File: run.sh
#!/bin/bash
# the make line also repeats each setting of config.mk as NAME=value (left out here)
make -C /OpenROAD-flow-scripts/flow DESIGN_CONFIG=/design/flow/config.mk WORK_HOME=/design/flow/orfs CLKGATE_MAP_FILE= finish
File: config.mk
export PLATFORM = sky130hd
export DESIGN_NAME = USER_PRJ1
export DESIGN_NICKNAME = USER_PRJ1
export VERILOG_FILES = /design/flow/design.v
export SDC_FILE = /design/flow/constraint.sdc
export NUM_CORES = 4
export LEC_CHECK = 0
export CAP_MARGIN = 5
export CORE_ASPECT_RATIO = 0.5
export CORE_MARGIN = 2
export CORE_UTILIZATION = 72
export CTS_CLUSTER_SIZE = 41
export MAX_ROUTING_LAYER = met4
export PLACE_DENSITY = 0.66
export SETUP_SLACK_MARGIN = 1.07
export SLEW_MARGIN = 20
export TNS_END_PERCENT = 5
File: constraint.sdc
create_clock -name core_clock -period 5.99 [get_ports {axi_clk}]
set_input_delay 1.1980 -clock core_clock [delete_from_list [all_inputs] [get_ports {axi_clk}]]
set_output_delay 1.1980 -clock core_clock [all_outputs]
set_load 0.01 [all_outputs]
File: design.v
module USER_PRJ1 #( parameter pADDR_WIDTH   = 12,
                   parameter pDATA_WIDTH   = 32
                 )
(
  output wire                        awready,
  output wire                        arready,
  output wire                        wready,
  output wire                        rvalid,
  output wire  [(pDATA_WIDTH-1) : 0] rdata,
  input  wire                        awvalid,
  input  wire                [11: 0] awaddr,
  input  wire                        arvalid,
  input  wire                [11: 0] araddr,
  input  wire                        wvalid,
  input  wire  [(pDATA_WIDTH-1) : 0] wdata,
  input  wire                        rready,
  input  wire                        ss_tvalid,
  input  wire  [(pDATA_WIDTH-1) : 0] ss_tdata,
  input  wire                        sm_tready,
  output wire                        ss_tready,
  output wire                        sm_tvalid,
  output wire  [(pDATA_WIDTH-1) : 0] sm_tdata,
  input  wire                        axi_clk,
  input  wire                        axi_reset_n
);
wire [3:0]  tap_WE;
wire        tap_EN;
wire [11:0] tap_A;
wire [31:0] tap_Di, tap_Do;
bram11 tap_ram(
    .clk(axi_clk),
    .we(|tap_WE),
    .re(tap_EN),
    .waddr(tap_A),
    .raddr(tap_A),
    .wdi(tap_Di),
    .rdo(tap_Do)
);
wire [3:0]  data_WE;
wire        data_EN;
wire [11:0] data_A;
wire [31:0] data_Di, data_Do;
bram11 data_ram(
    .clk(axi_clk),
    .we(|data_WE),
    .re(data_EN),
    .waddr(data_A),
    .raddr(data_A),
    .wdi(data_Di),
    .rdo(data_Do)
);
fir inst_fir(
    .awready(awready),
    .wready(wready),
    .awvalid(awvalid),
    .awaddr(awaddr),
    .wvalid(wvalid),
    .wdata(wdata),
    .arready(arready),
    .rready(rready),
    .arvalid(arvalid),
    .araddr(araddr),
    .rvalid(rvalid),
    .rdata(rdata),    
    .ss_tvalid(ss_tvalid), 
    .ss_tdata(ss_tdata), 
    .ss_tlast(1'b0),
    .ss_tready(ss_tready), 
    .sm_tready(sm_tready), 
    .sm_tvalid(sm_tvalid), 
    .sm_tdata(sm_tdata), 
    .tap_WE(tap_WE),
    .tap_EN(tap_EN),
    .tap_Di(tap_Di),
    .tap_A(tap_A),
    .tap_Do(tap_Do),
    .data_WE(data_WE),
    .data_EN(data_EN),
    .data_Di(data_Di),
    .data_A(data_A),
    .data_Do(data_Do),
    .axis_clk(axi_clk),
    .axis_rst_n(axi_reset_n)
);
endmodule  
module fir 
#(  parameter pADDR_WIDTH = 12,
    parameter pDATA_WIDTH = 32,
    parameter Tape_Num    = 10  
)
(
    output  wire                     awready,  
    output  wire                      wready,   
    input   wire                     awvalid,  
    input   wire [(pADDR_WIDTH-1):0] awaddr,   
    input   wire                     wvalid,  
    input   wire [(pDATA_WIDTH-1):0] wdata,   
    output  wire                     arready,  
    input   wire                     rready,  
    input   wire                     arvalid,  
    input   wire [(pADDR_WIDTH-1):0] araddr,  
    output  reg                      rvalid,  
    output  reg  [(pDATA_WIDTH-1):0] rdata,   
    input   wire                     ss_tvalid,  
    input   wire [(pDATA_WIDTH-1):0] ss_tdata,  
    input   wire                     ss_tlast,  
    output  reg                      ss_tready,  
    input   wire                     sm_tready,  
    output  reg                      sm_tvalid,  
    output  reg  [(pDATA_WIDTH-1):0] sm_tdata,  
    output  reg                      sm_tlast,  
    output  reg  [3:0]               tap_WE,
    output  wire                     tap_EN,
    output  reg  [(pDATA_WIDTH-1):0] tap_Di,
    output  wire   [(pADDR_WIDTH-1):0] tap_A,
    input   wire [(pDATA_WIDTH-1):0] tap_Do,
    output  reg  [3:0]               data_WE,
    output  wire                     data_EN,
    output  reg  [(pDATA_WIDTH-1):0] data_Di,
    output  wire [(pADDR_WIDTH-1):0] data_A,
    input   wire [(pDATA_WIDTH-1):0] data_Do,
    input   wire                     axis_clk,
    input   wire                     axis_rst_n
);
localparam S_RESET_RAM = 0;
localparam S_COMPUTE = 1;
localparam S_READY = 2;
localparam S_DONE = 3;
localparam S_FIN = 4;
localparam S_WAIT_START = 5;
reg ap_done_w, ap_done_r;
reg ap_idle_w, ap_idle_r;
reg ap_start_w, ap_start_r;
reg rvalid_w;
reg [(pDATA_WIDTH-1):0] rdata_w;
reg read_axil_wait_w, read_axil_wait_r;
reg tap_A_read, tap_A_write;
reg [(pDATA_WIDTH-1):0] data_len_w,data_len_r;
wire [31:0] addr_map_0_data;
reg [3:0] data_A_byte;
reg [3:0] state_w, state_r;
reg [3:0] data_addr_cnt_w, data_addr_cnt_r;
reg [3:0] data_addr_base_w, data_addr_base_r;
reg [(pDATA_WIDTH-1):0] res_w,res_r;
reg last_one_w, last_one_r;
wire [31:0] mac_result;
assign addr_map_0_data = {{29{1'b0}},ap_idle_r,ap_done_r,ap_start_r};
assign tap_EN = 1'b1;
assign data_EN = 1'b1;
assign tap_A =  tap_A_write ? awaddr-64 : 
                tap_A_read ? araddr-64 : data_addr_cnt_r;
assign wready = awvalid && wvalid;
assign awready = awvalid && wvalid;
assign data_A = data_A_byte;
assign arready = 1;
assign mac_result = $signed(res_r) + $signed($signed(data_Do) * $signed(tap_Do));
always @(*) begin
    state_w = state_r;
    case (state_r)
        S_RESET_RAM:begin
            if(data_addr_cnt_r == Tape_Num)begin
                state_w = S_WAIT_START;
            end
        end
        S_WAIT_START:begin
            if(ap_start_r)begin
                state_w = S_READY;
            end
        end
        S_READY:begin
            if(ss_tvalid)begin
                state_w = S_COMPUTE;
            end
        end
        S_COMPUTE:begin
            if(data_addr_cnt_r == Tape_Num+1)begin
                state_w = S_DONE;
            end
        end
        S_DONE:begin
            if(sm_tready)begin
                if(last_one_r) 
                    state_w = S_FIN;
                else
                    state_w = S_READY;
            end
        end
    endcase
end
always @(*) begin
    data_addr_cnt_w = data_addr_cnt_r;
    data_WE = 4'b0000;
    data_Di = 0;
    data_A_byte = 0;
    ap_done_w = ap_done_r;
    ap_idle_w = ap_idle_r;
    data_addr_base_w = data_addr_base_r;
    last_one_w = last_one_r;
    ss_tready = 0;
    sm_tvalid = 0;
    sm_tdata = 0;
    res_w = res_r;
    case (state_r)
        S_RESET_RAM:begin
            data_WE = 4'b1111;
            data_Di = 0;
            data_A_byte = data_addr_cnt_r;
            if (data_addr_cnt_r == Tape_Num)begin
                data_addr_cnt_w = data_addr_cnt_r;
                ap_idle_w = 0;
            end
            else begin
                data_addr_cnt_w = data_addr_cnt_r + 1;
            end
        end
        S_WAIT_START:begin
            data_addr_cnt_w = 0;
        end
        S_READY:begin
            ss_tready = 1;
            res_w = 0;
            if(ss_tvalid)begin
                data_Di = ss_tdata;
                data_WE = 4'b1111;
                data_A_byte = data_addr_base_r;
            end
        end
        S_COMPUTE:begin
            res_w = (data_addr_cnt_r == 0) ? res_r : mac_result;
            data_A_byte = (data_addr_base_r + data_addr_cnt_r > Tape_Num) ? 
                        data_addr_base_r + data_addr_cnt_r - Tape_Num - 1 : 
                        data_addr_base_r + data_addr_cnt_r;
            if(data_addr_cnt_r == Tape_Num+1)begin
                data_addr_cnt_w = 0;
                if(data_addr_base_r == 0)begin
                    data_addr_base_w = Tape_Num;
                end
                else begin
                    data_addr_base_w = data_addr_base_r - 1;
                end
                if(ss_tlast)begin
                    ap_done_w = 1;
                    ap_idle_w = 1;
                end
            end
            else begin
                data_addr_cnt_w = data_addr_cnt_r + 1;
            end
        end
        S_DONE:begin
            sm_tvalid = 1;
            sm_tdata = res_r;
            if(sm_tready)begin
                res_w = 0;
                last_one_w = ss_tlast;
            end
        end
        S_FIN:begin
        end
    endcase
end
always @(*) begin
    tap_A_write = 0;
    tap_Di = 0;
    tap_WE = 0;
    ap_start_w = 0;
    data_len_w = data_len_r;
    if(awvalid && wvalid)begin
        if(awaddr >= 64)begin
            tap_A_write = 1;
            tap_Di = wdata;
            tap_WE = 4'b1111;
        end
        else begin
            if (awaddr == 0)begin
                ap_start_w = 1;
            end
            else begin  
                data_len_w = wdata;
            end
        end
    end
end
always @(*) begin
    rvalid_w = 0;
    rdata_w = 0;
    read_axil_wait_w = 0;
    tap_A_read = 0;
    if(arvalid)begin
        if(araddr == 0)begin
            rdata_w = addr_map_0_data;
            rvalid_w = 1;
        end
        else begin
            if(read_axil_wait_r == 0) begin
                read_axil_wait_w = 1;
                tap_A_read = 1;
            end
            else begin
                rdata_w = tap_Do;
                rvalid_w = 1;
            end
        end
    end
end
always @(posedge axis_clk or negedge axis_rst_n) begin
    if(!axis_rst_n) begin
        ap_done_r <= 1'b0;
        ap_idle_r <= 1'b1;  
        ap_start_r <= 1'b0;
        rdata <= 0;
        rvalid <= 0;
        read_axil_wait_r <= 0;
        data_len_r <= 0;
        data_addr_cnt_r <= 0;
        state_r <= S_RESET_RAM;
        data_addr_base_r <= Tape_Num;
        res_r <= 0;
        last_one_r <= 0;
    end 
    else begin
        ap_done_r <= ap_done_w;
        ap_idle_r <= ap_idle_w;
        ap_start_r <= ap_start_w;
        rdata <= rdata_w;
        rvalid <= rvalid_w;
        read_axil_wait_r <= read_axil_wait_w;
        data_len_r <= data_len_w;
        data_addr_cnt_r <= data_addr_cnt_w;
        state_r <= state_w;
        data_addr_base_r <= data_addr_base_w;
        res_r <= res_w;
        last_one_r <= last_one_w;
    end
end
endmodule
module bram11 (clk, we, re, waddr, raddr, wdi, rdo);
    parameter ADDR_WIDTH = 12;
    parameter SIZE = 11;
    parameter BIT_WIDTH = 32;
    input                          clk;
    input                          we, re;
    input [ADDR_WIDTH-1:0]         waddr, raddr;
    input [BIT_WIDTH-1:0]          wdi;
    output reg [BIT_WIDTH-1:0]     rdo;
    reg [BIT_WIDTH-1:0] RAM [SIZE-1:0];
    wire [BIT_WIDTH-1:0] ram0 = RAM[0];
    wire [BIT_WIDTH-1:0] ram1 = RAM[1];
    wire [BIT_WIDTH-1:0] ram2 = RAM[2];
    wire [BIT_WIDTH-1:0] ram3 = RAM[3];
    wire [BIT_WIDTH-1:0] ram4 = RAM[4];
    wire [BIT_WIDTH-1:0] ram5 = RAM[5];
    wire [BIT_WIDTH-1:0] ram6 = RAM[6];
    wire [BIT_WIDTH-1:0] ram7 = RAM[7];
    wire [BIT_WIDTH-1:0] ram8 = RAM[8];
    wire [BIT_WIDTH-1:0] ram9 = RAM[9];
    wire [BIT_WIDTH-1:0] ram10 = RAM[10];
    always @(posedge clk)begin
        if(re) rdo <= RAM[raddr];
    end
    always @(posedge clk)begin
        if(we) RAM[waddr] <= wdi;
    end
endmodule
==> results_dict.tcl, run 1 <==
# yosys + openroad results
set metrics [dict create \
    setup_ws_ns -1.13 \
    critical_path.top_delay_family "adder cells" \
    netlist_logic_family_top "adder cells" \
    hold_violations 0 \
    synth.area.top_cells "edfxtp_1, fa_1, and2_1" \
    rr_startpoint "tap_ram.rdo[2]$_DFF_P_" \
    fp_util_pct 73.4 \
    io_buffer_count 163 \
    finalCritPeriodShare_pct 119 \
    crit_cells 26 \
    r2r_slack_ns -1.13 \
    totalWireLength_mm 136 \
    ys_cells 4046 \
    grt_pass1_vias 34700 \
    drc 0 \
    cts_buffers 74 \
    die_h_um 190 \
    vias_per_cell 6.25 \
    endpoint_kind "register" \
    die_w_um 375 \
    hold_path_class "input pin to asynchronous set/reset pin" \
    grt_overflow 0 \
    dp_cells 5176 \
    outcome "failed layout checks" \
    tightest_slew_ns 1.19 \
    finish.net_count 5080 \
    top_cells_by_count "edfxtp_1, nand2_1, inv_1" \
    clkTransAtPathRegs_ns 0.06 \
    comb_area_um2 22900 \
    crit_top_cell "fa_1" \
    yosysTopAreaCellShare_pct 42.6 \
    finalSetupTns_ns -13.99 \
    grtUsageTotal_pct 40.2 \
    critPathMaxFanout 7 \
    grt_start_max_net_pins 164 \
    required_ns 6.54 \
    finalNonFillerCells 5348 \
    period_needed_ns 7.12 \
    maxCapViolations 0 \
    crit_end "inst_fir.res_r[31]$_DFFE_PN0P_" \
    rr_worst_depth 26 \
    synth_cell_types 62 \
    synthMuxAreaShare_pct 5.01 \
    numSynthFlops 849 \
    synth_cells 4046 \
    rows 67 \
    ys_sh_aoi_pct 4.33 \
    syn_to_final_growth_pct 16.5 \
    path_buffers 7 \
    setup_viol 18 \
    yosysWarnings 2 \
    ys_seq_share_pct 49.3 \
    pre_cts_slack_ns -1.27 \
    cts.sinks 849 \
    xor_area_share_pct 1.62 \
    vias 33400 \
    hold_buffers 0 \
    most_common_cell "edfxtp_1" \
    final_antenna_net_count 0 \
    clk_path_buf_depth 3 \
    seq_area_um2 24500 \
    timing.hold.ws_ns 0.460 \
    drt_pass1_iterations 6 \
    r2r-end "inst_fir.res_r[31]$_DFFE_PN0P_" \
    wl_met1_mm 48.4 \
    synth_chip_area_um2 49600 \
    relSlewSlack_pct 20.6 \
    slew_violations 0 \
    h-tree-depth 3 \
    so.violations "setup timing" \
    edf_count 704 \
    ff_type "edfxtp_1" \
    rsz0062_at_grt "true" \
    top_area_cell "edfxtp_1" \
    antenna_found_initial 9 \
    gp_congestion 0.989 \
    synthArstFlopShare_pct 9.54 \
    root_buffer "clkbuf_16" \
    wl_per_cell_um 25.4 \
    wl_met2_mm 65.1 \
    critPathLaunch "tap_ram.rdo[2]$_DFF_P_" \
    met3WireLength_mm 14.9 \
    warning_count 41 \
    synth.avg_cell_area_um2 12.3 \
    worst_setup_path_start_kind "register" \
    grt_pass1_wl_mm 204 \
    cp.arrival_ns 7.67 \
    adder_share_pct 21.8 \
    cts_tree "yes" \
    core_area_um2 67600 \
    ys_sh_simple_pct 12.1 \
    critical_path_class "register to register" \
    pin_count 166 \
    worstSkewPairLatency_ns 0.67 \
    hpwl_mm 86.9 \
    netlist_area_um2 49600 \
    fmax_mhz 140 \
    fin_skew_ns 0.0276 \
    chip_area_um2 71200 \
    cpMaxStageDelayCell "fa_1" \
    syn_nets 4742 \
    drt_iter0_drc 3904 \
    fill_cells 3293 \
    dr.max_layer_used "met4" \
    critical-path-max-stage-delay_ns 0.60 \
]
==> through the flow <==
stage	instance area, µm²	util, %
floorplan	49900	-
global placement	54500	80.7
detailed placement	54500	80.7
CTS	57400	85.0
global route	57800	85.6
finish	57800	85.6
==> layer usage <==
metal	track usage, %	vias to the layer above
met5	-	-
met4	18.7	0
met3	8.05	443
met2	64.0	2224
met1	50.7	16700
li1	-	14100
==> area by class of cell <==
cell class	count	share of cell area, %
sequential	849	42.4
multi-input combinational	2441	39.7
timing repair buffer	482	8.24
inverter	536	3.48
clock buffer	101	3.46
tap	897	1.94
clock inverter	35	0.751
antenna	7	0.0303
==> timing repair <==
action	CTS	global route
buffers inserted	14	8
pin swaps	45	43
endpoints found under the setup margin	24	94
gates resized	48	70
gates cloned	4	3
==> inputs of run 2 (changes only) <==
CAP_MARGIN = 20   (was 5)
CORE_ASPECT_RATIO = default   (was 0.5)
CORE_UTILIZATION = 40   (was 72)
CTS_CLUSTER_SIZE = default   (was 41)
MAX_ROUTING_LAYER = default   (was met4)
PLACE_DENSITY = default   (was 0.66)
SETUP_SLACK_MARGIN = -0.46   (was 1.07)
TNS_END_PERCENT = default   (was 5)
clock period = 8.59 ns   (was 5.99 ns; I/O delays follow)
==> results_dict.tcl, run 2 <==
# yosys + openroad results
set metrics [dict create \
    chip_area_um2 127000 \
    clkTransAtPathRegs_ns 0.06 \
    grt_pass1_wl_mm 194 \
    synthMuxAreaShare_pct 5.01 \
    hold_path_class "register to register" \
    ctsResizeCount 0 \
    adder_share_pct 21.8 \
    wl_per_cell_um 21.4 \
    syn_to_final_growth_pct 13.5 \
    die_h_um 356 \
    cts.sinks 849 \
    grt_start_max_net_pins 196 \
    worstSkewPairLatency_ns 0.70 \
    critPathLaunch "data_ram.rdo[9]$_DFF_P_" \
    grt_pass1_vias 31200 \
    hold_buffers 0 \
    totalWireLength_mm 126 \
    warning_count 36 \
    finalCritPeriodShare_pct 93.7 \
    whs_endpoint "inst_fir.ap_idle_r$_DFFE_PN1P_" \
    xor_area_share_pct 1.62 \
    hold_violations 0 \
    cp.arrival_ns 8.62 \
    maxCapViolations 0 \
    pin_count 166 \
    ff_type "edfxtp_1" \
    setup_viol 0 \
    io_buffer_count 163 \
    rsz0062_at_grt "false" \
    drc 0 \
    outcome "finished clean" \
    synthArstFlopShare_pct 9.54 \
    synth.avg_cell_area_um2 12.3 \
    netlist_area_um2 49600 \
    drt_iter0_drc 2219 \
    synth.area.top_cells "edfxtp_1, fa_1, and2_1" \
    rows 129 \
    finalNonFillerCells 5892 \
    syn_nets 4742 \
    required_ns 9.16 \
    worst_setup_path_start_kind "register" \
    core_area_um2 123000 \
    fill_cells 11200 \
    top_area_cell "edfxtp_1" \
    crit_top_cell "fa_1" \
    rr_startpoint "data_ram.rdo[9]$_DFF_P_" \
    yosysWarnings 2 \
    antenna_found_initial 7 \
    dp_cells 5728 \
    die_w_um 356 \
    grtUsageTotal_pct 20.3 \
    ys_cells 4046 \
    r2r-end "inst_fir.res_r[31]$_DFFE_PN0P_" \
    netlist_logic_family_top "adder cells" \
    fp_util_pct 40.2 \
    vias 30300 \
    clk_path_buf_depth 3 \
    critical_path_class "register to register" \
    edf_count 704 \
    ys_sh_simple_pct 12.1 \
    timing.hold.ws_ns 0.494 \
    h-tree-depth 3 \
    synth_chip_area_um2 49600 \
    crit_cells 26 \
    slew_violations 0 \
    top_cells_by_count "edfxtp_1, nand2_1, inv_1" \
    vias_per_cell 5.14 \
    critPathMaxFanout 18 \
    endpoint_kind "register" \
    final_antenna_net_count 0 \
    critical_path.top_delay_family "adder cells" \
    gp_congestion 0.843 \
    cpMaxStageDelayCell "dfxtp_1" \
    crit_end "inst_fir.res_r[31]$_DFFE_PN0P_" \
    root_buffer "clkbuf_16" \
    path_buffers 6 \
    whs_path_depth 1 \
    drt_pass1_iterations 6 \
    synth_cell_types 62 \
    numSynthFlops 849 \
    most_common_cell "edfxtp_1" \
    ys_sh_aoi_pct 4.33 \
    grt_overflow 0 \
    synth_cells 4046 \
    r2r_slack_ns 0.54 \
    fmax_mhz 124 \
    rr_worst_depth 26 \
    final_area_um2 56300 \
    post_dp_cell_area_um2 53500 \
    cts_buffers 87 \
    hpwl_mm 85.0 \
    yosysTopAreaCellShare_pct 42.6 \
    relSlewSlack_pct 23.0 \
    period_needed_ns 8.05 \
    finish.net_count 4877 \
    fin_skew_ns 0.0427 \
    finalSetupTns_ns 0 \
    critical-path-max-stage-delay_ns 0.98 \
    hold_start "inst_fir.ap_idle_r$_DFFE_PN1P_" \
    cts_tree "yes" \
    ys_seq_share_pct 49.3 \
    tightest_slew_ns 1.15 \
    postCtsSetupRepairBufs 0 \
]
-- run 2: metal layers --
metal  GRT usage [%]  wire, µm  up-vias
met5               0         9        -
met4            5.76      3280        2
met3            2.79      6250      185
met2            34.4     62200      791
met1            27.4     54500    15600
li1                -         -    13700
-- run 2: through the flow --
stage	setup WS, ns	util (%)
final	0.538	45.7
after global routing	0.117	45.7
after CTS	0.503	45.6
after detailed placement	0.552	43.4
after global placement	0.646	43.4
after floorplan	1.61	-
-- run 2: layout make-up --
| class | instances | area [µm²] | area share [%] |
|---|---|---|---|
| Clock buffer | 115 | 2340 | 4.16 |
| Tap cell | 1637 | 2050 | 3.64 |
| Timing Repair Buffer | 266 | 2440 | 4.34 |
| Sequential cell | 849 | 24500 | 43.4 |
| Clock inverter | 45 | 472 | 0.838 |
| Inverter | 536 | 2010 | 3.57 |
| Antenna cell | 3 | 7.51 | 0.0133 |
| Multi-Input combinational cell | 2441 | 22500 | 40.0 |
==> inputs of run 3 (changes only) <==
SETUP_SLACK_MARGIN = default   (was -0.46)
clock period = 7.5 ns   (was 8.59 ns; I/O delays follow)
==> results_dict.tcl, run 3 <==
# yosys + openroad results
set metrics [dict create \
    grtUsageTotal_pct 20.2 \
    critical_path_class "register to register" \
    synth_cells 4046 \
    endpoint_kind "register" \
    synth_cell_types 62 \
    cp.arrival_ns 7.82 \
    finalNonFillerCells 5954 \
    yosysTopAreaCellShare_pct 42.6 \
    edf_count 704 \
    hold_path_class "register to register" \
    core_area_um2 123000 \
    die_w_um 356 \
    io_buffer_count 163 \
    whs_path_depth 1 \
    cpMaxStageDelayCell "fa_1" \
    dp_cells 5786 \
    totalWireLength_mm 125 \
    ys_seq_share_pct 49.3 \
    yosysWarnings 2 \
    required_ns 8.07 \
    grt_overflow 0 \
    utilization_pct 46.4 \
    top_area_cell "edfxtp_1" \
    vias_per_cell 5.07 \
    rr_startpoint "data_ram.rdo[18]$_DFF_P_" \
    finalCritPeriodShare_pct 96.7 \
    ff_type "edfxtp_1" \
    final_antenna_net_count 0 \
    tightest_slew_ns 1.05 \
    die_h_um 356 \
    drt_pass1_iterations 7 \
    critical_path.top_delay_family "adder cells" \
    drt_iter0_drc 1966 \
    fin_skew_ns 0.0286 \
    setup_viol 0 \
    clkTransAtPathRegs_ns 0.06 \
    gp_congestion 0.859 \
    wl_per_cell_um 21.1 \
    hold_buffers 0 \
    pre_cts_slack_ns 0.0607 \
    grt_pass1_wl_mm 192 \
    warning_count 36 \
    clk_path_buf_depth 3 \
    cts_buffers 88 \
    adder_share_pct 21.8 \
    worst_setup_path_start_kind "register" \
    critical-path-max-stage-delay_ns 0.58 \
    synth_chip_area_um2 49600 \
    cts_tree "yes" \
    rows 129 \
    critPathLaunch "data_ram.rdo[18]$_DFF_P_" \
    ys_sh_aoi_pct 4.33 \
    finish.net_count 4938 \
    ys_sh_simple_pct 12.1 \
    numSynthFlops 849 \
    netlist_area_um2 49600 \
    syn_nets 4742 \
    rsz0062_at_grt "false" \
    critPathMaxFanout 6 \
    slew_violations 0 \
    chip_area_um2 127000 \
    hold_start "inst_fir.ap_idle_r$_DFFE_PN1P_" \
    synthArstFlopShare_pct 9.54 \
    outcome "finished clean" \
    hpwl_mm 85.1 \
    drc 0 \
    grt_pass1_vias 31300 \
    netlist_logic_family_top "adder cells" \
    ys_cells 4046 \
    r2r_slack_ns 0.25 \
    synth.avg_cell_area_um2 12.3 \
    whs_endpoint "inst_fir.ap_idle_r$_DFFE_PN1P_" \
    finalSetupTns_ns 0 \
    crit_top_cell "fa_1" \
    relSlewSlack_pct 29.4 \
    cts.sinks 849 \
    root_buffer "clkbuf_16" \
    path_buffers 6 \
    period_needed_ns 7.25 \
    antenna_found_initial 3 \
    syn_to_final_growth_pct 15.4 \
    setup_ws_ns 0.246 \
    hold_violations 0 \
    synth.area.top_cells "edfxtp_1, fa_1, and2_1" \
    pin_count 166 \
    vias 30200 \
    most_common_cell "edfxtp_1" \
    xor_area_share_pct 1.62 \
    synthMuxAreaShare_pct 5.01 \
    crit_cells 25 \
    r2r-end "inst_fir.res_r[31]$_DFFE_PN0P_" \
    crit_end "inst_fir.res_r[31]$_DFFE_PN0P_" \
    grt_start_max_net_pins 145 \
    worstSkewPairLatency_ns 0.67 \
    maxCapViolations 0 \
    h-tree-depth 3 \
    fmax_mhz 138 \
    rr_worst_depth 25 \
    top_cells_by_count "edfxtp_1, nand2_1, inv_1" \
    fp_util_pct 40.2 \
]
run 3: area by class of cell:
cell class,instances,area [µm²]
inverters,536,2010
diodes,2,5.00
clock inverters,43,465
flip-flops and latches,849,24500
well taps,1637,2050
clock buffers,120,2460
repair buffers,326,3240
multi-input cells,2441,22500
fillers,11100,66100
run 3: per-layer routing:
layer / GRT usage [%] / vias up / share of wire [%] / wire length (µm)
met4: 5.83 / 2 / 2.6 / 3210
met5: 0 / - / 0.0072 / 9
met3: 2.83 / 144 / 4.7 / 5860
met1: 27.0 / 15600 / 43 / 54300
met2: 34.3 / 687 / 49 / 62000
li1: - / 13800 / - / -
run 3: timing repair:
action / 4_1_cts / 5_1_grt
hold endpoints to repair: 0 / 0
buffers inserted: 0 / 2
setup endpoints to repair: 0 / 6
gates resized: 0 / 32
run 3: per-stage QoR:
step / cell area (µm²) / hold WS [ns]
after floorplan: 49600 / 0.452
after global placement: 54100 / 0.494
after detailed placement: 54200 / 0.497
after CTS: 57100 / 0.509
after global routing: 57300 / 0.533
final: 57300 / 0.512
==> inputs of run 4 (changes only) <==
CORE_UTILIZATION = 61   (was 40)
SETUP_SLACK_MARGIN = 1.33   (was default)
clock period = 5.33 ns   (was 7.5 ns; I/O delays follow)
==> results_dict.tcl, run 4 <==
# yosys + openroad results
set metrics [dict create \
    outcome "failed layout checks" \
    so.violations "setup timing" \
    r2r_slack_ns -1.71 \
    fmax_mhz 142 \
    synth_cells 4046 \
    ys_sh_aoi_pct 4.33 \
    critical_path.top_delay_family "adder cells" \
    vias 31900 \
    rsz0062_at_grt "true" \
    hold_buffers 0 \
    ys_cells 4046 \
    cpMaxStageDelayCell "fa_1" \
    hold_path_class "input pin to asynchronous set/reset pin" \
    setup_viol 23 \
    hold_violations 0 \
    critPathMaxFanout 5 \
    drt_pass1_iterations 7 \
    die_h_um 289 \
    relSlewSlack_pct 48.8 \
    rows 104 \
    xor_area_share_pct 1.62 \
    grt_pass1_wl_mm 196 \
    edf_count 704 \
    clk_path_buf_depth 3 \
    adder_share_pct 21.8 \
    slew_violations 0 \
    ys_seq_share_pct 49.3 \
    critical-path-max-stage-delay_ns 0.55 \
    grt_pass1_vias 33000 \
    worstSkewPairLatency_ns 0.67 \
    fin_skew_ns 0.0377 \
    utilization_pct 74.6 \
    synthArstFlopShare_pct 9.54 \
    yosysWarnings 2 \
    core_area_um2 80500 \
    h-tree-depth 3 \
    endpoint_kind "register" \
    pin_count 166 \
    timing.hold.ws_ns 0.476 \
    maxCapViolations 0 \
    grt_start_max_net_pins 113 \
    wl_per_cell_um 23.2 \
    top_area_cell "edfxtp_1" \
    required_ns 5.91 \
    cp.arrival_ns 7.61 \
    finalNonFillerCells 5589 \
    die_w_um 289 \
    crit_cells 26 \
    synth_chip_area_um2 49600 \
    dp_cells 5347 \
    netlist_area_um2 49600 \
    final_antenna_net_count 0 \
    vias_per_cell 5.70 \
    antenna_found_initial 10 \
    critical_path_class "register to register" \
    netlist_logic_family_top "adder cells" \
    critPathLaunch "tap_ram.rdo[7]$_DFF_P_" \
    io_buffer_count 163 \
    finalSetupTns_ns -24.39 \
    top_cells_by_count "edfxtp_1, nand2_1, inv_1" \
    finalCritPeriodShare_pct 132 \
    cts.sinks 849 \
    worst_setup_path_start_kind "register" \
    root_buffer "clkbuf_16" \
    crit_end "inst_fir.res_r[31]$_DFFE_PN0P_" \
    ff_type "edfxtp_1" \
    cts_buffers 87 \
    gp_congestion 0.888 \
    synth.area.top_cells "edfxtp_1, fa_1, and2_1" \
    rr_worst_depth 26 \
    syn_nets 4742 \
    yosysTopAreaCellShare_pct 42.6 \
    ys_sh_simple_pct 12.1 \
    warning_count 38 \
    synthMuxAreaShare_pct 5.01 \
    chip_area_um2 83600 \
    drt_iter0_drc 2814 \
    rr_startpoint "tap_ram.rdo[7]$_DFF_P_" \
    post_dp_cell_area_um2 55200 \
    most_common_cell "edfxtp_1" \
    period_needed_ns 7.04 \
    path_buffers 7 \
    final_area_um2 60100 \
    crit_top_cell "fa_1" \
    finish.net_count 5149 \
    synth.avg_cell_area_um2 12.3 \
    grt_overflow 0 \
    clkTransAtPathRegs_ns 0.06 \
    r2r-end "inst_fir.res_r[31]$_DFFE_PN0P_" \
    tightest_slew_ns 0.767 \
    hpwl_mm 84.4 \
    syn_to_final_growth_pct 21.1 \
    grtUsageTotal_pct 31.8 \
    totalWireLength_mm 130 \
    numSynthFlops 849 \
    synth_cell_types 62 \
    setup_ws_ns -1.71 \
    drc 0 \
    cts_tree "yes" \
    fp_util_pct 61.6 \
]
-- run 4: area by class of cell --
class,instances,area [µm²]
Tap cell,1060,1330
Inverter,536,2010
Clock inverter,46,509
Clock buffer,116,2420
Multi-Input combinational cell,2441,23800
Sequential cell,849,24500
Antenna cell,3,7.51
Fill cell,5390,20500
Timing Repair Buffer,538,5490
-- run 4: through the flow --
stage               worst slack (ns)
detailed placement             -1.94
finish                         -1.71
global placement               -1.83
floorplan                      -1.38
global route                   -1.91
CTS                            -1.63
-- run 4: routing by layer --
layer	global-route usage [%]	vias up	routed length, µm
met1	43.0	16300	51900
li1	-	14200	-
met3	4.28	237	8150
met5	0	-	27
met4	13.0	4	5250
met2	52.5	1119	64500
-- run 4: repair_timing --
item | CTS | global route
resized | 163 | 113
setup endpoints to repair | 344 | 373
setup buffers | 40 | 27
pin swaps | 111 | 87
gates cloned | 3 | 7
==> inputs of run 5 (changes only) <==
CELL_PAD_IN_SITES_GLOBAL_PLACEMENT = 3   (was default)
CORE_MARGIN = 9   (was 2)
CORE_UTILIZATION = 24   (was 61)
GPL_ROUTABILITY_DRIVEN = 0   (was default)
MAX_ROUTING_LAYER = met5   (was default)
MIN_ROUTING_LAYER = met2   (was default)
PLACE_DENSITY_LB_ADDON = 0.08   (was default)
SETUP_SLACK_MARGIN = default   (was 1.33)
SLEW_MARGIN = 25   (was 20)
TNS_END_PERCENT = 25   (was default)
clock period = 4.8 ns   (was 5.33 ns; I/O delays follow)
==> results_dict.tcl, run 5 <==
# yosys + openroad results
set metrics [dict create \
    synth_cells 4046 \
    crit_top_cell "fa_1" \
    final_antenna_net_count 0 \
    outcome "failed layout checks" \
    grtUsageTotal_pct 23.3 \
    clkTransAtPathRegs_ns 0.06 \
    synth.avg_cell_area_um2 12.3 \
    r2r_slack_ns -2.38 \
    fill_cells 21000 \
    timing.hold.ws_ns 0.296 \
    path_buffers 6 \
    cpMaxStageDelayCell "fa_1" \
    maxCapViolations 0 \
    fin_skew_ns 0.0699 \
    slew_violations 0 \
    vias_per_cell 5.68 \
    synthMuxAreaShare_pct 5.01 \
    post_dp_cell_area_um2 58300 \
    root_buffer "clkbuf_16" \
    relSlewSlack_pct 43.6 \
    top_area_cell "edfxtp_1" \
    cts.sinks 849 \
    rr_worst_depth 26 \
    critPathLaunch "tap_ram.rdo[1]$_DFF_P_" \
    netlist_area_um2 49600 \
    drt_pass1_iterations 6 \
    finalNonFillerCells 7317 \
    die_w_um 473 \
    cts_tree "yes" \
    grt_pass1_wl_mm 253 \
    grt_pass1_vias 50600 \
    io_buffer_count 163 \
    setup_viol 25 \
    period_needed_ns 7.18 \
    grt_start_max_net_pins 83 \
    fmax_mhz 139 \
    most_common_cell "edfxtp_1" \
    syn_to_final_growth_pct 26.2 \
    numSynthFlops 849 \
    critical_path.top_delay_family "adder cells" \
    antenna_found_initial 1 \
    fp_util_pct 24.2 \
    critical_path_class "register to register" \
    dp_cells 7075 \
    hpwl_mm 120 \
    critPathMaxFanout 10 \
    clk_path_buf_depth 3 \
    die_h_um 473 \
    core_area_um2 205000 \
    worst_setup_path_start_kind "register" \
    pre_cts_slack_ns -2.79 \
    adder_share_pct 21.8 \
    final_area_um2 62600 \
    synth.area.top_cells "edfxtp_1, fa_1, and2_1" \
    rsz0062_at_grt "true" \
    h-tree-depth 3 \
    warning_count 34 \
    drt_iter0_drc 3948 \
    r2r-end "inst_fir.res_r[31]$_DFFE_PN0P_" \
    ff_type "edfxtp_1" \
    wl_met1_um 0 \
    netlist_logic_family_top "adder cells" \
    ys_seq_share_pct 49.3 \
    top_cells_by_count "edfxtp_1, nand2_1, inv_1" \
    worstSkewPairLatency_ns 0.78 \
    ys_sh_simple_pct 12.1 \
    finish.net_count 5230 \
    finalCritPeriodShare_pct 150 \
    xor_area_share_pct 1.62 \
    wl_per_cell_um 23.8 \
    dr.max_layer_used "met5" \
    yosysWarnings 2 \
    ys_sh_aoi_pct 4.33 \
    critical-path-max-stage-delay_ns 0.57 \
    chip_area_um2 223000 \
    edf_count 704 \
    setup_ws_ns -2.38 \
    synth_chip_area_um2 49600 \
    wl_met2_mm 95.3 \
    drc 0 \
    utilization_pct 30.6 \
    cts_buffers 103 \
    crit_cells 26 \
    hold_violations 0 \
    grt_overflow 0 \
    finalSetupTns_ns -37.82 \
    required_ns 5.47 \
    crit_end "inst_fir.res_r[31]$_DFFE_PN0P_" \
    pin_count 166 \
    cp.arrival_ns 7.85 \
    endpoint_kind "register" \
    met3WireLength_mm 73.3 \
    yosysTopAreaCellShare_pct 42.6 \
    vias 41600 \
    rr_startpoint "tap_ram.rdo[1]$_DFF_P_" \
    syn_nets 4742 \
    synth_cell_types 62 \
    tightest_slew_ns 0.846 \
    synthArstFlopShare_pct 9.54 \
    rows 166 \
    so.violations "setup timing" \
    totalWireLength_mm 174 \
    hold_path_class "input pin to asynchronous set/reset pin" \
    ys_cells 4046 \
]
[run 5: layout make-up]
class                   instances  area, µm²  share of cell area [%]
clock buffers                 139       2780                    4.44
repair buffers                603       6170                    9.86
clock inverters                52        601                   0.959
flip-flops and latches        849      24500                    39.2
diodes                          9       22.5                  0.0360
inverters                     536       2020                    3.22
multi-input cells            2441      23100                    36.9
well taps                    2688       3360                    5.37
[run 5: timing repair]
item,4_1_cts,5_1_grt
gates cloned,5,0
endpoints found under the setup margin,25,26
gates resized,125,48
pin swaps,64,21
hold buffers,0,0
setup buffers,41,3
[run 5: metal layers]
metal  GRT usage [%]  up-vias
met1               -    15400
met2            28.6    11400
met4            2.89       14
met5            1.92        -
li1                -    14300
met3            32.1      361
==> inputs of run 6 (changes only) <==
CELL_PAD_IN_SITES_GLOBAL_PLACEMENT = default   (was 3)
CORE_ASPECT_RATIO = 0.69   (was default)
CORE_MARGIN = 2   (was 9)
CORE_UTILIZATION = 72   (was 24)
CTS_CLUSTER_SIZE = 42   (was default)
GPL_ROUTABILITY_DRIVEN = default   (was 0)
MAX_ROUTING_LAYER = default   (was met5)
MIN_ROUTING_LAYER = default   (was met2)
PLACE_DENSITY = 0.94   (was default)
PLACE_DENSITY_LB_ADDON = default   (was 0.08)
SLEW_MARGIN = 20   (was 25)
TNS_END_PERCENT = default   (was 25)
clock period = 4.77 ns   (was 4.8 ns; I/O delays follow)
==> results_dict.tcl, run 6 <==
# implementation run metrics
set metrics [dict create \
    hpwl_mm 97.7 \
    yosysTopAreaCellShare_pct 42.6 \
    dp_cells 5195 \
    ys_sh_simple_pct 12.1 \
    edf_count 704 \
    cts.sinks 849 \
    firstError "[ERROR GRT-0232] Routing congestion too high. Check the congestion heatmap in the GUI." \
    cts_buffers 78 \
    io_buffer_count 163 \
    grtUsageTotal_pct 72.7 \
    rows 79 \
    synth_cells 4046 \
    top_cells_by_count "edfxtp_1, nand2_1, inv_1" \
    clk_path_buf_depth 3 \
    top_area_cell "edfxtp_1" \
    post_dp_cell_area_um2 54800 \
    synthMuxAreaShare_pct 5.01 \
    ys_seq_share_pct 49.3 \
    most_common_cell "edfxtp_1" \
    root_buffer "clkbuf_16" \
    pin_count 166 \
    h-tree-depth 3 \
    hold_buffers 0 \
    fp_util_pct 73.2 \
    synth_chip_area_um2 49600 \
    adder_share_pct 21.8 \
    ff_type "edfxtp_1" \
    die_h_um 222 \
    ys_sh_aoi_pct 4.33 \
    xor_area_share_pct 1.62 \
    core_area_um2 67800 \
    numSynthFlops 849 \
    syn_nets 4742 \
    synthArstFlopShare_pct 9.54 \
    synth.avg_cell_area_um2 12.3 \
    synth_cell_types 62 \
    outcome "aborted with a tool error" \
    grt_overflow 148 \
    netlist_area_um2 49600 \
    die_w_um 320 \
    gp_congestion 0.951 \
    netlist_logic_family_top "adder cells" \
    synth.area.top_cells "edfxtp_1, fa_1, and2_1" \
    pre_cts_slack_ns -2.65 \
    yosysWarnings 2 \
    stop_stage "5_1_grt" \
    ys_cells 4046 \
    chip_area_um2 71100 \
]
-- run 6: metrics by stage --
step	setup TNS (ns)
3_5_place_dp	-68.75
2_1_floorplan	-29.19
4_1_cts	-41.39
3_3_place_gp	-40.72
-- run 6: routing by layer --
metal,GRT usage (%),GRT overflow
met5,33.7,1
met4,69.1,62
met2,85.6,78
met1,72.7,2
met3,63.1,5
-- run 6: timing repair --
| action | in CTS |
|---|---|
| buffers inserted | 26 |
| gates resized | 126 |
| pin swaps | 63 |
| setup endpoints to repair | 25 |
==> inputs of run 7 (changes only) <==
ABC_AREA = 1   (was default)
CAP_MARGIN = 35   (was 20)
CORE_ASPECT_RATIO = 0.72   (was 0.69)
CTS_CLUSTER_DIAMETER = 53   (was default)
CTS_CLUSTER_SIZE = 10   (was 42)
HOLD_SLACK_MARGIN = 0.26   (was default)
PLACE_DENSITY = 0.4   (was 0.94)
SETUP_SLACK_MARGIN = 0.86   (was default)
TNS_END_PERCENT = 5   (was default)
==> results_dict.tcl, run 7 <==
# yosys + openroad results
set metrics [dict create \
    ys_seq_share_pct 46.8 \
    syn_nets 6270 \
    syn_to_final_growth_pct 17.5 \
    critPathMaxFanout 9 \
    hpwl_mm 98.1 \
    critical_path_class "register to register" \
    numSynthFlops 849 \
    worstSkewPairLatency_ns 0.71 \
    cts_tree "yes" \
    path_buffers 8 \
    totalWireLength_mm 147 \
    synthArstFlopShare_pct 9.54 \
    grt_pass1_vias 40300 \
    worst_setup_path_start_kind "register" \
    pre_cts_slack_ns -1.84 \
    root_buffer "clkbuf_16" \
    critical-path-max-stage-delay_ns 0.64 \
    rr_worst_depth 26 \
    cpMaxStageDelayCell "fa_2" \
    utilization_pct 85.7 \
    antenna_found_initial 4 \
    required_ns 5.29 \
    synth_cells 5574 \
    most_common_cell "nand2_1" \
    fmax_mhz 152 \
    edf_count 704 \
    tightest_slew_ns 0.966 \
    fp_util_pct 73.0 \
    pin_count 166 \
    hold_buffers 0 \
    die_w_um 321 \
    crit_end "inst_fir.res_r[30]$_DFFE_PN0P_" \
    clk_path_buf_depth 3 \
    yosysTopAreaCellShare_pct 40.5 \
    drc 0 \
    relSlewSlack_pct 35.4 \
    final_area_um2 61300 \
    r2r_slack_ns -1.82 \
    synth.area.top_cells "edfxtp_1, fa_1, nand2_1" \
    core_area_um2 71600 \
    drt_pass1_iterations 8 \
    finalCritPeriodShare_pct 138 \
    finish.net_count 6634 \
    outcome "failed layout checks" \
    cp.arrival_ns 7.11 \
    rsz0062_at_grt "true" \
    fin_skew_ns 0.0457 \
    post_dp_cell_area_um2 57500 \
    synthMuxAreaShare_pct 0 \
    xor_area_share_pct 0.482 \
    hold_violations 0 \
    drt_iter0_drc 5095 \
    cts_buffers 98 \
    grtUsageTotal_pct 39.4 \
    synth_cell_types 51 \
    gp_congestion 1.01 \
    vias_per_cell 5.84 \
    final_antenna_net_count 0 \
    period_needed_ns 6.59 \
    grt_start_max_net_pins 141 \
    chip_area_um2 74700 \
    endpoint_kind "register" \
    rows 83 \
    grt_pass1_wl_mm 223 \
    fill_cells 3735 \
    netlist_area_um2 52200 \
    top_cells_by_count "nand2_1, inv_1, edfxtp_1" \
    warning_count 38 \
    critPathLaunch "data_ram.rdo[11]$_DFF_P_" \
    vias 40600 \
    wl_per_cell_um 21.1 \
    critical_path.top_delay_family "adder cells" \
    adder_share_pct 20.7 \
    clkTransAtPathRegs_ns 0.06 \
    slew_violations 0 \
    ys_sh_aoi_pct 1.67 \
    ys_sh_simple_pct 20.3 \
    synth.avg_cell_area_um2 9.36 \
    io_buffer_count 163 \
    maxCapViolations 0 \
    crit_cells 26 \
    ys_cells 5574 \
    so.violations "setup timing" \
    ff_type "edfxtp_1" \
    grt_overflow 0 \
    setup_ws_ns -1.82 \
    hold_path_class "input pin to asynchronous set/reset pin" \
    yosysWarnings 2 \
    r2r-end "inst_fir.res_r[30]$_DFFE_PN0P_" \
    netlist_logic_family_top "adder cells" \
    die_h_um 232 \
    h-tree-depth 3 \
    synth_chip_area_um2 52200 \
    crit_top_cell "fa_1" \
    top_area_cell "edfxtp_1" \
    cts.sinks 849 \
    rr_startpoint "data_ram.rdo[11]$_DFF_P_" \
    setup_viol 24 \
]
run 7: what timing repair did:
item                                    CTS  global route
gates resized                            66           114
buffers inserted                          3            10
pin swaps                                22            32
endpoints found under the setup margin   90           179
cloned                                    1             2
hold endpoints to repair                  0             0
run 7: layout make-up:
cell class                 count  area [µm²]  area share [%]
clock inverter                13         245           0.400
sequential                   849       24500            39.9
antenna                        3        7.51          0.0122
inverter                    1062        4000            6.52
timing repair buffer         534        5180            8.46
multi-input combinational   3393       23500            38.3
clock buffer                 159        2710            4.42
tap                          935        1170            1.91
run 7: stage by stage:
| stage | TNS [ns] | std cells | hold WS (ns) |
|---|---|---|---|
| after floorplan | -46.82 | 5574 | 0.431 |
| after global placement | -32.98 | 6755 | 0.443 |
| after detailed placement | -34.97 | 6756 | 0.445 |
| after CTS | -33.27 | 6932 | 0.392 |
| after global routing | -38.74 | 6945 | 0.417 |
| final | -34.02 | 6948 | 0.388 |
run 7: routing by layer:
metal	up-vias	track usage, %	share of wire [%]
li1	17900	-	-
met1	19300	56.1	38
met2	2944	60.3	45
met3	442	9.83	14
met4	0	13.5	3.5
met5	-	0	0
==> inputs of run 8 (changes only) <==
ABC_AREA = default   (was 1)
CAP_MARGIN = 20   (was 35)
CORE_ASPECT_RATIO = default   (was 0.72)
CORE_UTILIZATION = 61   (was 72)
CTS_CLUSTER_DIAMETER = default   (was 53)
CTS_CLUSTER_SIZE = default   (was 10)
HOLD_SLACK_MARGIN = default   (was 0.26)
PLACE_DENSITY = default   (was 0.4)
SETUP_SLACK_MARGIN = default   (was 0.86)
TNS_END_PERCENT = default   (was 5)
clock period = 5.57 ns   (was 4.77 ns; I/O delays follow)
==> results_dict.tcl, run 8 <==
# yosys + openroad results
set metrics [dict create \
    met2_usage_pct 53.8 \
    core_area_um2 80500 \
    r2r_slack_ns -1.37 \
    crit_top_cell "fa_1" \
    syn_to_final_growth_pct 19.3 \
    netlist_area_um2 49600 \
    rsz0062_at_grt "true" \
    finish.net_count 5128 \
    required_ns 6.11 \
    grt_pass1_vias 33900 \
    synthMuxAreaShare_pct 5.01 \
    numSynthFlops 849 \
    r2r-end "inst_fir.res_r[31]$_DFFE_PN0P_" \
    xor_area_share_pct 1.62 \
    antenna_cells 0 \
    adder_share_pct 21.8 \
    hold_violations 0 \
    top_cells_by_count "edfxtp_1, nand2_1, inv_1" \
    gp_congestion 0.925 \
    critPathLaunch "tap_ram.rdo[2]$_DFF_P_" \
    crit_cells 25 \
    critical_path_class "register to register" \
    die_w_um 289 \
    drt_iter0_drc 2545 \
    chip_area_um2 83600 \
    warning_count 37 \
    vias_per_cell 5.73 \
    crit_end "inst_fir.res_r[31]$_DFFE_PN0P_" \
    hold_buffers 0 \
    synth.avg_cell_area_um2 12.3 \
    tightest_slew_ns 1.03 \
    drt_pass1_iterations 6 \
    fmax_mhz 144 \
    finalCritPeriodShare_pct 125 \
    clk_path_buf_depth 3 \
    setup_viol 22 \
    fp_util_pct 61.6 \
    wl_per_cell_um 23.2 \
    critical-path-max-stage-delay_ns 0.58 \
    cpMaxStageDelayCell "fa_2" \
    synth_cells 4046 \
    vias 31900 \
    h-tree-depth 3 \
    fin_skew_ns 0.0307 \
    ys_sh_simple_pct 12.1 \
    finalSetupTns_ns -21.38 \
    top_area_cell "edfxtp_1" \
    final_antenna_net_count 0 \
    ys_sh_aoi_pct 4.33 \
    period_needed_ns 6.94 \
    netlist_logic_family_top "adder cells" \
    gr-usage-met1_pct 41.3 \
    synth_chip_area_um2 49600 \
    critPathMaxFanout 9 \
    setup_ws_ns -1.37 \
    cp.arrival_ns 7.48 \
    synth.area.top_cells "edfxtp_1, fa_1, and2_1" \
    outcome "failed layout checks" \
    root_buffer "clkbuf_16" \
    rr_worst_depth 25 \
    grtUsageTotal_pct 31.9 \
    syn_nets 4742 \
    grt_overflow 0 \
    maxCapViolations 0 \
    most_common_cell "edfxtp_1" \
    endpoint_kind "register" \
    yosysTopAreaCellShare_pct 42.6 \
    yosysWarnings 2 \
    pin_count 166 \
    cts_tree "yes" \
    grt_start_max_net_pins 102 \
    edf_count 704 \
    io_buffer_count 163 \
    cts_buffers 87 \
    antenna_found_initial 2 \
    hold_path_class "input pin to asynchronous set/reset pin" \
    critical_path.top_delay_family "adder cells" \
    worst_setup_path_start_kind "register" \
    totalWireLength_mm 129 \
    cts.sinks 849 \
    die_h_um 289 \
    synthArstFlopShare_pct 9.54 \
    global_route.usage.met3_pct 5.31 \
    relSlewSlack_pct 31.5 \
    ff_type "edfxtp_1" \
    hpwl_mm 89.4 \
    ys_cells 4046 \
    ys_seq_share_pct 49.3 \
    top_usage_layer "met2" \
    so.violations "setup timing" \
    clkTransAtPathRegs_ns 0.06 \
    path_buffers 6 \
    drc 0 \
    rr_startpoint "tap_ram.rdo[2]$_DFF_P_" \
    slew_violations 0 \
    grt_pass1_wl_mm 198 \
    synth_cell_types 62 \
    rows 104 \
    worstSkewPairLatency_ns 0.67 \
]
==> run 8: layout make-up <==
type | count | area, µm²
tap | 1060 | 1330
clock buffer | 110 | 2310
timing repair buffer | 517 | 4960
clock inverter | 53 | 651
sequential | 849 | 24500
multi-input combinational | 2441 | 23400
fill | 5353 | 21400
inverter | 536 | 2010
==> run 8: metal layers <==
layer,up-vias,share of wire (%)
li1,14200,-
met1,16200,40
met2,1157,49
met3,309,6.2
met4,0,4.7
met5,-,0
==> run 8: metrics by stage <==
step	area, µm²	worst slack (ns)	hold slack [ns]	util [%]	cells
6_report	59200	-1.37	0.397	73.5	5566
5_1_grt	59200	-1.62	0.409	73.5	5566
4_1_cts	59000	-1.39	0.379	73.2	5554
3_5_place_dp	55000	-1.73	0.490	68.3	5361
3_3_place_gp	55000	-1.62	0.489	68.3	5361
2_1_floorplan	50100	-1.14	0.452	-	4046
==> run 8: what timing repair did <==
item | in CTS | in global routing
setup buffers | 32 | 14
gates cloned | 2 | 0
resized | 172 | 44
pin swaps | 88 | 45
setup endpoints to repair | 23 | 23
==> inputs of run 9 (changes only) <==
CORE_UTILIZATION = 72   (was 61)
CTS_CLUSTER_SIZE = 42   (was default)
clock period = 6.84 ns   (was 5.57 ns; I/O delays follow)
==> results_dict.tcl, run 9 <==
# yosys + openroad results
set metrics [dict create \
    final_antenna_net_count 0 \
    synth_cells 4046 \
    wl_per_cell_um 23.7 \
    hpwl_mm 83.5 \
    yosysTopAreaCellShare_pct 42.6 \
    ys_sh_aoi_pct 4.33 \
    totalWireLength_mm 125 \
    clk_path_buf_depth 3 \
    grt_pass1_vias 34600 \
    r2r_slack_ns -0.28 \
    ys_cells 4046 \
    syn_nets 4742 \
    finalCritPeriodShare_pct 104 \
    critPathMaxFanout 10 \
    r2r-end "inst_fir.res_r[31]$_DFFE_PN0P_" \
    whs_endpoint "inst_fir.ap_idle_r$_DFFE_PN1P_" \
    synthMuxAreaShare_pct 5.01 \
    cpMaxStageDelayCell "fa_1" \
    antenna_found_initial 6 \
    critical_path_class "register to register" \
    crit_end "inst_fir.res_r[31]$_DFFE_PN0P_" \
    netlist_logic_family_top "adder cells" \
    die_w_um 267 \
    critPathLaunch "tap_ram.rdo[8]$_DFF_P_" \
    io_buffer_count 163 \
    core_area_um2 68500 \
    vias_per_cell 6.15 \
    path_buffers 5 \
    fill_cells 3601 \
    cts_tree "yes" \
    top_area_cell "edfxtp_1" \
    top_cells_by_count "edfxtp_1, nand2_1, inv_1" \
    h-tree-depth 3 \
    synth_cell_types 62 \
    grt_start_max_net_pins 162 \
    endpoint_kind "register" \
    rr_worst_depth 25 \
    rsz0062_at_grt "true" \
    yosysWarnings 2 \
    fp_util_pct 72.5 \
    critical_path.top_delay_family "adder cells" \
    synth_chip_area_um2 49600 \
    post_dp_cell_area_um2 53800 \
    synthArstFlopShare_pct 9.54 \
    hold_path_class "register to register" \
    fin_skew_ns 0.0260 \
    rows 96 \
    gp_congestion 0.934 \
    clkTransAtPathRegs_ns 0.06 \
    vias 32500 \
    setup_ws_ns -0.284 \
    worstSkewPairLatency_ns 0.65 \
    whs_path_depth 1 \
    root_buffer "clkbuf_16" \
    setup_viol 3 \
    slew_violations 0 \
    ys_sh_simple_pct 12.1 \
    maxCapViolations 0 \
    hold_start "inst_fir.ap_idle_r$_DFFE_PN1P_" \
    outcome "failed layout checks" \
    chip_area_um2 71000 \
    worst_setup_path_start_kind "register" \
    cts.sinks 849 \
    adder_share_pct 21.8 \
    grt_pass1_wl_mm 193 \
    utilization_pct 83.6 \
    hold_violations 0 \
    hold_buffers 0 \
    critical-path-max-stage-delay_ns 0.58 \
    drt_pass1_iterations 7 \
    required_ns 7.37 \
    tightest_slew_ns 1.10 \
    period_needed_ns 7.12 \
    finish.net_count 5032 \
    netlist_area_um2 49600 \
    grt_overflow 0 \
    ys_seq_share_pct 49.3 \
    rr_startpoint "tap_ram.rdo[8]$_DFF_P_" \
    synth.avg_cell_area_um2 12.3 \
    warning_count 40 \
    drt_iter0_drc 3363 \
    relSlewSlack_pct 26.6 \
    crit_cells 25 \
    most_common_cell "edfxtp_1" \
    cts_buffers 82 \
    so.violations "setup timing" \
    edf_count 704 \
    synth.area.top_cells "edfxtp_1, fa_1, and2_1" \
    die_h_um 267 \
    grtUsageTotal_pct 36.3 \
    ff_type "edfxtp_1" \
    syn_to_final_growth_pct 15.4 \
    fmax_mhz 140 \
    pin_count 166 \
    final_area_um2 57300 \
    drc 0 \
    xor_area_share_pct 1.62 \
    crit_top_cell "fa_1" \
    numSynthFlops 849 \
    cp.arrival_ns 7.65 \
]
## run 9: per-stage QoR
step,hold WS [ns],std cells,setup TNS (ns),setup WS (ns)
2_1_floorplan,0.452,4046,0,0.0246
3_5_place_dp,0.489,5105,-1.83,-0.408
4_1_cts,0.503,5266,-0.487,-0.271
6_report,0.502,5285,-0.517,-0.284
3_3_place_gp,0.482,5105,-1.06,-0.332
5_1_grt,0.513,5284,-2.00,-0.534
## run 9: cell type report
| type | count | area (µm²) | area share [%] |
|---|---|---|---|
| antenna | 1 | 2.50 | 0.00437 |
| clock buffer | 107 | 2260 | 3.94 |
| clock inverter | 43 | 357 | 0.623 |
| inverter | 536 | 2010 | 3.51 |
| multi-input combinational | 2441 | 22900 | 40.0 |
| sequential | 849 | 24500 | 42.8 |
| tap | 882 | 1100 | 1.93 |
| timing repair buffer | 426 | 4100 | 7.16 |
## run 9: layer usage
layer  global-route usage (%)  routed length, µm  share of wire (%)  up-vias
met5                        0                 41              0.033        -
met4                     17.9               6530                5.2        6
met3                     5.81              10000                8.0      397
met2                     61.4              63100                 50     1716
met1                     46.2              45500                 36    16400
li1                         -                  -                  -    14000
## run 9: timing repair
item	CTS	global route
endpoints found under the setup margin	9	11
gates resized	50	95
gates cloned	2	1
setup buffers	9	16
pin swaps	7	43
==> inputs of run 10 (changes only) <==
CELL_PAD_IN_SITES_DETAIL_PLACEMENT = 1   (was default)
CELL_PAD_IN_SITES_GLOBAL_PLACEMENT = 0   (was default)
CORE_UTILIZATION = 30   (was 72)
CTS_CLUSTER_SIZE = 20   (was 42)
GPL_ROUTABILITY_DRIVEN = 1   (was default)
GPL_TIMING_DRIVEN = 0   (was default)
MAX_ROUTING_LAYER = met4   (was default)
MIN_ROUTING_LAYER = met1   (was default)
PLACE_DENSITY_LB_ADDON = 0.15   (was default)
TNS_END_PERCENT = 10   (was default)
clock period = 9.14 ns   (was 6.84 ns; I/O delays follow)
==> results_dict.tcl, run 10 <==
# yosys + openroad results
set metrics [dict create \
    synth_cells 4046 \
    path_buffers 7 \
    critical_path.top_delay_family "adder cells" \
    ys_sh_aoi_pct 4.33 \
    crit_cells 26 \
    drc 0 \
    top_cells_by_count "edfxtp_1, nand2_1, inv_1" \
    most_common_cell "edfxtp_1" \
    pin_count 166 \
    adder_share_pct 21.8 \
    rows 149 \
    rr_startpoint "data_ram.rdo[4]$_DFF_P_" \
    drt_pass1_iterations 5 \
    setup_ws_ns 0.299 \
    final_area_um2 58300 \
    ys_sh_simple_pct 12.1 \
    pre_cts_slack_ns -0.345 \
    finalCritPeriodShare_pct 96.7 \
    grt_start_max_net_pins 50 \
    tightest_slew_ns 1.01 \
    synthMuxAreaShare_pct 5.01 \
    drt_iter0_drc 2189 \
    critical-path-max-stage-delay_ns 0.74 \
    r2r-end "inst_fir.res_r[25]$_DFFE_PN0P_" \
    synth.avg_cell_area_um2 12.3 \
    grt_pass1_wl_mm 240 \
    ys_seq_share_pct 49.3 \
    hold_start "inst_fir.ap_idle_r$_DFFE_PN1P_" \
    cts_tree "yes" \
    numSynthFlops 849 \
    fp_util_pct 30.1 \
    crit_end "inst_fir.res_r[25]$_DFFE_PN0P_" \
    ys_cells 4046 \
    die_h_um 411 \
    netlist_logic_family_top "adder cells" \
    critPathLaunch "data_ram.rdo[4]$_DFF_P_" \
    rsz0062_at_grt "false" \
    hpwl_mm 126 \
    syn_to_final_growth_pct 17.6 \
    r2r_slack_ns 0.30 \
    grtUsageTotal_pct 20.2 \
    clkTransAtPathRegs_ns 0.07 \
    hold_buffers 0 \
    post_dp_cell_area_um2 55100 \
    grt_overflow 0 \
    critPathMaxFanout 10 \
    synth_cell_types 62 \
    warning_count 30 \
    netlist_area_um2 49600 \
    slew_violations 0 \
    grt_pass1_vias 34400 \
    xor_area_share_pct 1.62 \
    cp.arrival_ns 9.39 \
    wl_per_cell_um 24.6 \
    whs_endpoint "inst_fir.ap_idle_r$_DFFE_PN1P_" \
    dp_cells 6480 \
    hold_violations 0 \
    cpMaxStageDelayCell "a41oi_1" \
    endpoint_kind "register" \
    synthArstFlopShare_pct 9.54 \
    root_buffer "clkbuf_16" \
    hold_path_class "register to register" \
    vias 31700 \
    core_area_um2 165000 \
    yosysWarnings 2 \
    relSlewSlack_pct 32.9 \
    finalNonFillerCells 6662 \
    fmax_mhz 113 \
    ff_type "edfxtp_1" \
    worst_setup_path_start_kind "register" \
    top_area_cell "edfxtp_1" \
    worstSkewPairLatency_ns 0.72 \
    chip_area_um2 169000 \
    synth_chip_area_um2 49600 \
    syn_nets 4742 \
    rr_worst_depth 26 \
    whs_path_depth 1 \
    period_needed_ns 8.84 \
    antenna_found_initial 20 \
    totalWireLength_mm 164 \
    yosysTopAreaCellShare_pct 42.6 \
    clk_path_buf_depth 3 \
    outcome "finished clean" \
    vias_per_cell 4.76 \
    setup_viol 0 \
    edf_count 704 \
    cts.sinks 849 \
    h-tree-depth 3 \
    required_ns 9.69 \
    gp_congestion 0.898 \
    fin_skew_ns 0.0358 \
    final_antenna_net_count 0 \
    finish.net_count 5083 \
    cts_buffers 94 \
    crit_top_cell "fa_1" \
    io_buffer_count 162 \
    critical_path_class "register to register" \
    die_w_um 411 \
    maxCapViolations 0 \
    synth.area.top_cells "edfxtp_1, fa_1, and2_1" \
]
## run 10: per-stage QoR
step	hold WS [ns]	TNS, ns	utilization, %
after floorplan	0.452	0	-
after global placement	0.485	-751.21	32.8
after detailed placement	0.504	-0.386	33.5
after CTS	0.513	0	35.4
after global routing	0.520	0	35.4
final	0.511	0	35.4
## run 10: layout make-up
cell class,instances,area [µm²]
diodes,7,17.5
plain buffers,219,902
clock buffers,125,2580
clock inverters,50,568
fillers,17700,106000
inverters,536,2010
multi-input cells,2441,22500
flip-flops and latches,849,24500
well taps,2189,2740
repair buffers,246,2600
## run 10: timing repair
item	4_1_cts	5_1_grt
resized	7	9
endpoints found under the hold margin	0	0
endpoints found under the setup margin	2	1
pin swaps	1	0
buffers inserted	1	0
cloned	0	0
## run 10: per-layer routing
layer / global-route usage [%] / share of wire [%]
met1: 25.9 / 44
met2: 33.5 / 49
met3: 2.68 / 4.2
met4: 5.80 / 2.7
met5: - / 0
